==> job 8813 <==
// division
module division(input clk, input rst, input start, input [31:0] dividendo, divisor,
                output [31:0] cociente, residuo, output done);
==> flow/config.mk <==
export PLATFORM = sky130hd
export DESIGN_NAME = division
export DESIGN_NICKNAME = division
export VERILOG_FILES = /design/flow/design.v
export SDC_FILE = /design/flow/constraint.sdc
export NUM_CORES = 4
export LEC_CHECK = 0
export CAP_MARGIN = 20
export CORE_ASPECT_RATIO = 0.5
export CORE_MARGIN = 2
export CORE_UTILIZATION = 68
export CTS_CLUSTER_DIAMETER = 399
export CTS_CLUSTER_SIZE = 98
export PLACE_DENSITY = 0.6
export SLEW_MARGIN = 20
export TNS_END_PERCENT = 70
==> flow/constraint.sdc <==
create_clock -name core_clock -period 10.0 [get_ports {clk}]
set_input_delay 2.0000 -clock core_clock [delete_from_list [all_inputs] [get_ports {clk}]]
set_output_delay 2.0000 -clock core_clock [all_outputs]
set_load 0.01 [all_outputs]
run.sh (not shown) runs the stock make flow with config.mk's settings and CLKGATE_MAP_FILE=.
==> inputs of job 958, as changes to job 8813 <==
CORE_ASPECT_RATIO = not set   (was 0.5)
CORE_UTILIZATION = 40   (was 68)
CTS_CLUSTER_DIAMETER = not set   (was 399)
CTS_CLUSTER_SIZE = not set   (was 98)
TNS_END_PERCENT = not set   (was 70)
==> qor.csv <==
metric,value,unit
Synth-to-Final Area Change,20.9,%
first-pass GRT wire length,17.7,mm
outcome,finished clean,
Setup WS pre-CTS,5110,ps
fin crit share,43.7,%
fp util,41.0,%
final cell count without fillers,757,
Pwr per Cell Area,178,mW/mm2
logic share of the area,28.1,%
FILL cells,1358,
-- figures above: job 958

==> qor.csv <==
metric,value,unit
Synth-to-Final Area Change,20.3,%
logic share of the area,28.3,%
Clk pwr share,47.5,%
Max Buffers Root-to-Sink,2,
fp util,70.9,%
Pwr per Cell Area,188,mW/mm2
GR Layer Usage met3,8.09,%
Residual DRC,0,
Total Power,1.41,mW
invs w/o clock,23,
Iter 0 DRT Violations,245,
FILL cells,450,
outcome,finished clean,
fin crit share,47.5,%
first-pass GRT wire length,19.4,mm
-- figures above: job 8813


========
==> inputs of job 6583 <==
==> flow/design.v <==
module division(input clk, input rst, input start, input [31:0] dividendo, divisor,
                output [31:0] cociente, residuo, output done);
reg [31:0] shift_register;
reg [31:0] pre_divisor;
reg [31:0] cont;
reg idle;                       
reg done_r;                     
reg [15:0] resta, pre_cocido, res, cocido;
always @ (posedge clk) begin
  done_r <= 1'b0;
  if (rst) begin
    idle = 1'b1;
  end else if (idle) begin
    if (start) begin
      cont = 32'b0;
      shift_register = {8'b0, dividendo[15:0]};
      pre_cocido = 16'b0;
      pre_divisor = divisor;
      shift_register = shift_register << 1;
      cont = cont + 1'b1;
      idle = 1'b0;
    end
  end else begin
    if (cont < 5'd17) begin
      if (shift_register[31:16] < pre_divisor[15:0]) begin
        pre_cocido = pre_cocido << 1;
      end else begin
        resta = shift_register[31:16] - pre_divisor[15:0];
        pre_cocido = pre_cocido << 1;
        pre_cocido[0] = 1'b1;
        shift_register[31:16] = resta;
      end
      shift_register = shift_register << 1;
      cont = cont + 1'b1;
    end else begin
      cocido = pre_cocido;
      res = shift_register[31:16]>>1;
      idle = 1'b1;
      done_r <= 1'b1;
    end
  end
end
assign cociente = {16'b0, cocido};
assign residuo = {16'b0, res};
assign done = done_r;
endmodule
==> flow/run.sh <==
#!/bin/bash
# the make line also repeats each setting of config.mk as NAME=value (left out here)
make -C /OpenROAD-flow-scripts/flow DESIGN_CONFIG=/design/flow/config.mk WORK_HOME=/design/flow/orfs CLKGATE_MAP_FILE= finish
==> flow/config.mk <==
export PLATFORM = sky130hd
export DESIGN_NAME = division
export DESIGN_NICKNAME = division
export VERILOG_FILES = /design/flow/design.v
export SDC_FILE = /design/flow/constraint.sdc
export NUM_CORES = 4
export LEC_CHECK = 0
export CAP_MARGIN = 20
export CORE_ASPECT_RATIO = 1.88
export CORE_MARGIN = 2
export CORE_UTILIZATION = 68
export CTS_CLUSTER_DIAMETER = 399
export CTS_CLUSTER_SIZE = 98
export PLACE_DENSITY = 0.6
export SETUP_SLACK_MARGIN = -0.91
export SLEW_MARGIN = 20
export TNS_END_PERCENT = 65
==> flow/constraint.sdc <==
create_clock -name core_clock -period 10.0 [get_ports {clk}]
set_input_delay 2.0000 -clock core_clock [delete_from_list [all_inputs] [get_ports {clk}]]
set_output_delay 2.0000 -clock core_clock [all_outputs]
set_load 0.01 [all_outputs]
==> job 4596: changes against job 6583 <==
- ABC_AREA: not set -> 1
- CORE_ASPECT_RATIO: 1.88 -> not set
- CTS_CLUSTER_DIAMETER: 399 -> not set
- CTS_CLUSTER_SIZE: 98 -> not set
- SETUP_SLACK_MARGIN: -0.91 -> 0.61
- TNS_END_PERCENT: 65 -> not set
==> flow/constraint.sdc (replaced) <==
create_clock -name core_clock -period 2.46 [get_ports {clk}]
set_input_delay 0.4920 -clock core_clock [delete_from_list [all_inputs] [get_ports {clk}]]
set_output_delay 0.4920 -clock core_clock [all_outputs]
set_load 0.01 [all_outputs]
==> comparison table <==
| item | job 6583 | job 4596 |
|---|---|---|
| Result of the run | complete, no violations | finished with violations |
| Layout check failures | - | setup timing |
| Final period util | 0.4626 | 1.108 |
| Half-perimeter wire length of the detailed placement result | 7494 um | 10550 um |
| Chip Area, Yosys | 6238 sq um | 7077 sq um |
| Gp weighted congestion | 0.8395 | 0.8807 |
| Logic area | 2123 sq um | 2978 sq um |
| Worst Reg-to-Reg Cells | 6 | 9 |
| Setup slack on the worst flop-to-flop path | 6820 ps | -270 ps |
| WL/cell | 17.05 um | 25.04 um |
| Launch point of the worst reg-to-reg path | cont[19]$_SDFFCE_PP0P_ | shift_register[24]$_SDFFCE_PP0P_ |
| Wire length of the first global-routing pass | 18460 um | 30950 um |
| Sequential cell area share | 0.5135 | 0.4048 |
| Count of mapped cells out of synthesis | 482 | 767 |
| Met1 GRT Util | 0.2679 | 0.4048 |
| Mux cell area share after synthesis | 0.04954 | 0 |
| Crit path launch | rst | shift_register[24]$_SDFFCE_PP0P_ |
| Number of warnings in the stage logs | 61 | 64 |
| Number of tapcells | 125 | 136 |
| Start point of the worst hold path | pre_cocido[5]$_SDFFCE_PP0P_ | pre_cocido[6]$_SDFFCE_PP0P_ |
| Largest net degree at the start of global routing | 84 | 46 |
Power is estimated from default activity; no workload was simulated.
